==> inputs of branch pepper <==
==> flow/design.v <==
`timescale 1ns / 1ps
module PC(
    input clk,                  
    input rst,                  
    input load,                 
    input [15:0] data,          
    output reg [15:0] count     
);
    always @(posedge clk or posedge rst) begin
        if (rst) begin
            count <= 16'b0;     
        end else if (load) begin
            count <= data;      
        end else begin
            count <= count + 1;  
        end
    end
endmodule
module ControlUnit (
    input [3:0] opcode,       
    output reg mem_read,      
    output reg mem_write,     
    output reg reg_write,     
    output reg [3:0] alu_op,  
    output reg pc_write,      
    output reg branch_eq,     
    output reg branch_ne,     
    output reg imm_load       
);
    always @(*) begin
        mem_read = 0;
        mem_write = 0;
        reg_write = 0;
        alu_op = 4'b0000;
        pc_write = 0;
        branch_eq = 0;
        branch_ne = 0;
        imm_load = 0;
        case (opcode)
            4'b0000: begin  
                alu_op = 4'b0000;  
                reg_write = 1;
            end
            4'b0001: begin  
                alu_op = 4'b0001;  
                reg_write = 1;
            end
            4'b0010: begin  
                alu_op = 4'b0010;  
                reg_write = 1;
            end
            4'b0011: begin  
                alu_op = 4'b0011;  
                reg_write = 1;
            end
            4'b0100: begin  
                alu_op = 4'b0100;  
                reg_write = 1;
            end
            4'b0101: begin  
                alu_op = 4'b0101;  
                reg_write = 1;
            end
            4'b0110: begin  
                alu_op = 4'b0110;  
                reg_write = 1;
            end
            4'b0111: begin  
                alu_op = 4'b0111;  
                reg_write = 1;
            end
            4'b1000: begin  
                alu_op = 4'b1000;  
                mem_read = 1;
                reg_write = 1;
            end
            4'b1001: begin  
                alu_op = 4'b1001;  
                mem_write = 1;
            end
            4'b1010: begin  
                alu_op = 4'b1010;  
                reg_write = 1;
            end
            4'b1011: begin  
                imm_load = 1;
                reg_write = 1;
            end
            4'b1100: begin  
                alu_op = 4'b1100;  
                pc_write = 1;
            end
            4'b1101: begin  
                alu_op = 4'b1101;  
                branch_eq = 1;
            end
            4'b1110: begin  
                alu_op = 4'b1110;  
                branch_ne = 1;
            end
            4'b1111: begin  
            end
            default: begin
                alu_op = 4'b0000;
            end
        endcase
        if (mem_write) begin
            pc_write = 0;  
        end
        if (mem_read) begin
            pc_write = 0;  
        end
    end
endmodule
`timescale 1ns / 1ps
module RegisterFile(
    input clk,                      
    input rst,                      
    input [3:0] read_addr1,         
    input [3:0] read_addr2,         
    input [3:0] write_addr,         
    input [15:0] write_data,        
    input write_enable,             
    output reg [15:0] read_data1,   
    output reg [15:0] read_data2    
);
    reg [15:0] registers [0:15];
    always @(*) begin
        read_data1 = registers[read_addr1];
        read_data2 = registers[read_addr2];
    end
    always @(posedge clk or posedge rst) begin
        if (rst) begin
         integer i;
            for (i = 0; i < 16; i = i + 1) begin
                registers[i] <= 16'b0;
            end
        end else if (write_enable) begin
            registers[write_addr] <= write_data;
        end
    end
endmodule
`timescale 1ns / 1ps
module alu(
    input clk,                
    input rst,                
    input load,               
    input en,                 
    input wr_en,              
    input [3:0] OPsel,        
    input [15:0] A,           
    input [15:0] B,           
    output reg [15:0] result,  
    output reg Z,             
    output reg N,             
    output reg C,             
    output reg V,             
    output [15:0] pc_out,     
    output [15:0] mem_data,   
    output        mem_en,      
    output        mem_wr_en,   
    output [15:0] mem_addr,    
    output [15:0] mem_wr_data, 
    input  [15:0] mem_rd_data  
);
    reg pc_load;  
    PC pc_inst(
        .clk(clk),
        .rst(rst),
        .load(pc_load),
        .data(B),        
        .count(pc_out)   
    );
    reg [15:0] wr_data;  
    assign mem_en      = en;
    assign mem_wr_en   = wr_en;
    assign mem_addr    = B;        
    assign mem_wr_data = wr_data;
    assign mem_data    = mem_rd_data;  
    always @(*) begin
        result = 16'b0;
        wr_data = A;
        pc_load = 0;
        Z = 0;
        N = 0;
        C = 0;
        V = 0;
        case (OPsel)
            4'b0000: begin  
                {C, result} = A + B;                 
                V = (~A[15] & ~B[15] & result[15]) | (A[15] & B[15] & ~result[15]);  
            end
            4'b0001: begin  
                {C, result} = A - B;                 
                V = (A[15] & ~B[15] & ~result[15]) | (~A[15] & B[15] & result[15]);  
            end
            4'b0010: result = A * B;                 
            4'b0011: result = (B != 0) ? A / B : 16'b0;  
            4'b0100: result = A & B;                 
            4'b0101: result = A | B;                 
            4'b0110: result = A ^ B;                 
            4'b0111: result = ~A;                    
            4'b1000: result = mem_data;              
            4'b1001: wr_data = A;                    
            4'b1100: begin                           
                pc_load = 1;                         
            end
            4'b1101: begin                           
                if (!Z)
                    pc_load = 1;                     
            end
            4'b1110: begin                           
                if (Z)
                    pc_load = 1;                     
            end
            4'b1111: ;                               
            default: result = 16'b0;                 
        endcase
        Z = (result == 16'b0) ? 1'b1 : 1'b0;   
        N = result[15];                        
    end
endmodule
`timescale 1ns / 1ps
module Datapath(
    input clk,
    input rst,
    input [15:0] gpio_in,
    output [15:0] gpio_out,
    output [15:0] imem_addr,
    input  [15:0] imem_rdata,
    output        dmem_en,
    output        dmem_we,
    output [15:0] dmem_addr,
    output [15:0] dmem_wdata,
    input  [15:0] dmem_rdata
);
    wire [15:0] instruction;
    wire [3:0] opcode;
    wire [3:0] rs1, rs2, rd;
    wire [15:0] imm;
    wire [15:0] A, B;
    wire [15:0] alu_result;
    wire [15:0] mem_data;
    wire [15:0] pc_out;
    wire mem_read, mem_write, reg_write, pc_write, branch_eq, branch_ne, imm_load;
    wire [3:0] alu_op;
    PC pc_inst (
        .clk(clk),
        .rst(rst),
        .load(pc_write),
        .data(alu_result),    
        .count(pc_out)
    );
    assign imem_addr = pc_out;
    assign instruction = imem_rdata;
    assign opcode = instruction[15:12];
    assign rs1 = instruction[11:8];
    assign rs2 = instruction[7:4];
    assign rd = instruction[3:0];
    assign imm = instruction[7:0];  
    ControlUnit cu (
        .opcode(opcode),
        .mem_read(mem_read),
        .mem_write(mem_write),
        .reg_write(reg_write),
        .alu_op(alu_op),
        .pc_write(pc_write),
        .branch_eq(branch_eq),
        .branch_ne(branch_ne),
        .imm_load(imm_load)
    );
    RegisterFile rf (
        .clk(clk),
        .rst(rst),
        .read_addr1(rs1),
        .read_addr2(rs2),
        .write_addr(rd),
        .write_data(alu_result),    
        .write_enable(reg_write),
        .read_data1(A),
        .read_data2(B)
    );
    alu alu_inst (
        .clk(clk),
        .rst(rst),
        .load(pc_write),
        .en(mem_read | mem_write),
        .wr_en(mem_write),
        .OPsel(alu_op),
        .A(A),
        .B(B),
        .result(alu_result),
        .Z(),
        .N(),
        .C(),
        .V(),
        .pc_out(),      
        .mem_data(mem_data),
        .mem_en(dmem_en),
        .mem_wr_en(dmem_we),
        .mem_addr(dmem_addr),
        .mem_wr_data(dmem_wdata),
        .mem_rd_data(dmem_rdata)
    );
    assign gpio_out = A;   
endmodule
==> flow/run.sh <==
#!/bin/bash
# the make line also repeats each setting of config.mk as NAME=value (left out here)
make -C /OpenROAD-flow-scripts/flow DESIGN_CONFIG=/design/flow/config.mk WORK_HOME=/design/flow/orfs CLKGATE_MAP_FILE= finish
==> flow/config.mk <==
export PLATFORM = sky130hd
export DESIGN_NAME = Datapath
export DESIGN_NICKNAME = Datapath
export VERILOG_FILES = /design/flow/design.v
export SDC_FILE = /design/flow/constraint.sdc
export NUM_CORES = 4
export LEC_CHECK = 0
export ABC_AREA = 1
export CAP_MARGIN = 20
export CORE_MARGIN = 2
export CORE_UTILIZATION = 67
export CTS_CLUSTER_DIAMETER = 251
export MAX_ROUTING_LAYER = met4
export SLEW_MARGIN = 20
==> flow/constraint.sdc <==
create_clock -name core_clock -period 35.9 [get_ports {clk}]
set_input_delay 7.1800 -clock core_clock [delete_from_list [all_inputs] [get_ports {clk}]]
set_output_delay 7.1800 -clock core_clock [all_outputs]
set_load 0.01 [all_outputs]
==> branch onyx: changes against branch pepper <==
Settings changed: CAP_MARGIN 20 to 10, CELL_PAD_IN_SITES_GLOBAL_PLACEMENT set to 0, CORE_UTILIZATION 67 to 72, CTS_CLUSTER_DIAMETER 251 to 367, CTS_CLUSTER_SIZE set to 33, GPL_ROUTABILITY_DRIVEN set to 1, HOLD_SLACK_MARGIN set to 0.29, MAX_ROUTING_LAYER met4 to unset, MIN_ROUTING_LAYER set to met1, SETUP_SLACK_MARGIN set to -0.9, SLEW_MARGIN 20 to 30.
==> flow/constraint.sdc (replaced) <==
create_clock -name core_clock -period 15.8 [get_ports {clk}]
set_input_delay 3.1600 -clock core_clock [delete_from_list [all_inputs] [get_ports {clk}]]
set_output_delay 3.1600 -clock core_clock [all_outputs]
set_load 0.01 [all_outputs]
==> results <==
item	branch pepper	branch onyx
Result of the run	stopped before the end	stopped before the end
Stage where the flow stopped	global routing (5_1_grt)	clock tree synthesis (4_1_cts)
Chip area	42700 um2	39700 um2
DPL Wire Length	77700 um	94500 um
Initial Utilization	67.6%	73.0%
Horiz. Die Dim	207 um	199 um
Number of nets at floorplan	4231	4231
Core region area	40600 um2	37700 um2
Netlist cell types	65	65
Gpl congestion	1.05	1.16
MUX area fraction	7.00%	7.00%
Number of enable flip-flop cells	0	0
Placed insts	4894	5154
Post-synthesis adder-cell area fraction	16.6%	16.6%
Total number of yosys warnings	5	5
Flops out of synthesis	272	272
Yosys cell count	3864	3864
Worst setup slack before clock tree synthesis	-2.38 ns	-17.97 ns
Placed Area	32800 um2	35100 um2
Synthesized area divided by synthesized cell count	7.11 um2	7.11 um2
Chip area from the yosys synthesis statistics	27500 um2	27500 um2
Post-synthesis cell type with the largest combined area	dfrtp_1	dfrtp_1
Top-area cell type share of the netlist area	24.8%	24.8%
Cell Area, Synth	27500 um2	27500 um2
Share of flip-flops with an asynchronous set or reset after synthesis	100%	100%
Total number of placement rows	74	71
Overall die height	207 um	199 um
